==> v1: inputs <==
Design cordic_stage, start of the top module:
module cordic_stage (clk, reset, X_i, Y_i, Z_i, X_O, Y_O, Z_O);
  input clk;
  input reset;
  input  signed [15:0] X_i;
  input  signed [15:0] Y_i;
  input  signed [15:0] Z_i;
  output signed [15:0] X_O;
  output signed [15:0] Y_O;
  output signed [15:0] Z_O;
wire signed [15:0] as_O_asx_w_st1, as_O_asy_w_st1, as_O_asz_w_st1; 
wire signed [15:0] X_w_st1_st2, Y_w_st1_st2, Z_w_st1_st2;
wire signed [15:0] mux_z_st1_out;
wire dff_st1_out, xor_st1;
xor xor_gate(xor_st1, Z_i[15], Z_i[14]);
mux_2to1 mux_st1(.in0(Z_i), .in1({{2{Z_i[14]}}, {Z_i[13:0]}}), .sel(xor_st1), .out(mux_z_st1_out));
dff dff_st1(.in(xor_st1), .out(dff_st1_out), .clk(clk), .reset(reset));
add_sub asx_st1(.as_in1(X_i), .as_in2(Y_i), .as_control(~(mux_z_st1_out[15])), .as_out(as_O_asx_w_st1));
reg16b  reg16bxout_st1(.reg_in(as_O_asx_w_st1), .reg_out(X_w_st1_st2), .clk(clk), .reset(reset));
  ...
Settings: LEC_CHECK=0, CAP_MARGIN=10, CELL_PAD_IN_SITES_DETAIL_PLACEMENT=2, CELL_PAD_IN_SITES_GLOBAL_PLACEMENT=0, CORE_MARGIN=7, CORE_UTILIZATION=15, CTS_CLUSTER_DIAMETER=68, CTS_CLUSTER_SIZE=43, GPL_ROUTABILITY_DRIVEN=1, GPL_TIMING_DRIVEN=0, MAX_ROUTING_LAYER=met4, MIN_ROUTING_LAYER=met1, PLACE_DENSITY_LB_ADDON=0.07, SLEW_MARGIN=0, TNS_END_PERCENT=15; clock period 4.98 ns.
run.sh (not shown) runs the stock make flow with config.mk's settings and CLKGATE_MAP_FILE=.
==> v30 (differences from v1) <==
==> flow/config.mk (replaced) <==
export PLATFORM = sky130hd
export DESIGN_NAME = cordic_stage
export DESIGN_NICKNAME = cordic_stage
export VERILOG_FILES = /design/flow/design.v
export SDC_FILE = /design/flow/constraint.sdc
export NUM_CORES = 4
export LEC_CHECK = 0
export CAP_MARGIN = 5
export CELL_PAD_IN_SITES_GLOBAL_PLACEMENT = 0
export CORE_MARGIN = 2
export CORE_UTILIZATION = 72
export CTS_CLUSTER_SIZE = 43
export GPL_ROUTABILITY_DRIVEN = 0
export GPL_TIMING_DRIVEN = 1
export MAX_ROUTING_LAYER = met4
export MIN_ROUTING_LAYER = met1
export PLACE_DENSITY_LB_ADDON = 0.01
export SLEW_MARGIN = 40
==> flow/constraint.sdc (replaced) <==
create_clock -name core_clock -period 3.04 [get_ports {clk}]
set_input_delay 0.6080 -clock core_clock [delete_from_list [all_inputs] [get_ports {clk}]]
set_output_delay 0.6080 -clock core_clock [all_outputs]
set_load 0.01 [all_outputs]
==> v11 (differences from v1) <==
==> flow/config.mk (replaced) <==
export PLATFORM = sky130hd
export DESIGN_NAME = cordic_stage
export DESIGN_NICKNAME = cordic_stage
export VERILOG_FILES = /design/flow/design.v
export SDC_FILE = /design/flow/constraint.sdc
export NUM_CORES = 4
export LEC_CHECK = 0
export CAP_MARGIN = 20
export CORE_MARGIN = 2
export CORE_UTILIZATION = 69
export CTS_CLUSTER_DIAMETER = 392
export CTS_CLUSTER_SIZE = 95
export SLEW_MARGIN = 20
==> flow/constraint.sdc (replaced) <==
create_clock -name core_clock -period 1.18 [get_ports {clk}]
set_input_delay 0.2360 -clock core_clock [delete_from_list [all_inputs] [get_ports {clk}]]
set_output_delay 0.2360 -clock core_clock [all_outputs]
set_load 0.01 [all_outputs]
==> v27 (differences from v1) <==
==> flow/config.mk (replaced) <==
export PLATFORM = sky130hd
export DESIGN_NAME = cordic_stage
export DESIGN_NICKNAME = cordic_stage
export VERILOG_FILES = /design/flow/design.v
export SDC_FILE = /design/flow/constraint.sdc
export NUM_CORES = 4
export LEC_CHECK = 0
export CAP_MARGIN = 20
export CORE_MARGIN = 2
export CORE_UTILIZATION = 72
export CTS_CLUSTER_DIAMETER = 139
export SLEW_MARGIN = 20
==> flow/constraint.sdc (replaced) <==
create_clock -name core_clock -period 2.73 [get_ports {clk}]
set_input_delay 0.5460 -clock core_clock [delete_from_list [all_inputs] [get_ports {clk}]]
set_output_delay 0.5460 -clock core_clock [all_outputs]
set_load 0.01 [all_outputs]
==> results <==
Longest Clk Path Bufs: v27 -; v11 -; v1 4; v30 3
Total grt overflow: v27 -; v11 -; v1 0; v30 0
Initial antenna violation count: v27 -; v11 -; v1 33; v30 5
Clkbuf count: v27 -; v11 -; v1 137; v30 107
Die Span X: v27 287 um; v11 294 um; v1 635 um; v30 287 um
Max-cap check violation count: v27 -; v11 -; v1 0; v30 0
M1 GR Usage: v27 -; v11 -; v1 0.173; v30 0.456
Total routing usage reported by global routing: v27 -; v11 -; v1 0.132; v30 0.394
Final ANT Viol Nets: v27 -; v11 -; v1 0; v30 0
Logic share of the area: v27 -; v11 -; v1 0.576; v30 0.610
Worst hold path depth: v27 -; v11 -; v1 1; v30 2
Classification of the worst setup path: v27 -; v11 -; v1 flop to primary output; v30 flop to flop
Final setup viols: v27 -; v11 -; v1 0; v30 27
Top Metal Used: v27 -; v11 -; v1 met4; v30 met4
Worst rel slew slack: v27 -; v11 -; v1 0.216; v30 0.542
Result of the run: v27 did not finish; v11 did not finish; v1 complete, no violations; v30 complete, but fails checks
Failing step: v27 4_1_cts; v11 4_1_cts; v1 -; v30 -
Layout check failures: v27 -; v11 -; v1 -; v30 negative setup slack
HP Class: v27 -; v11 -; v1 flop to flop; v30 primary input to flop
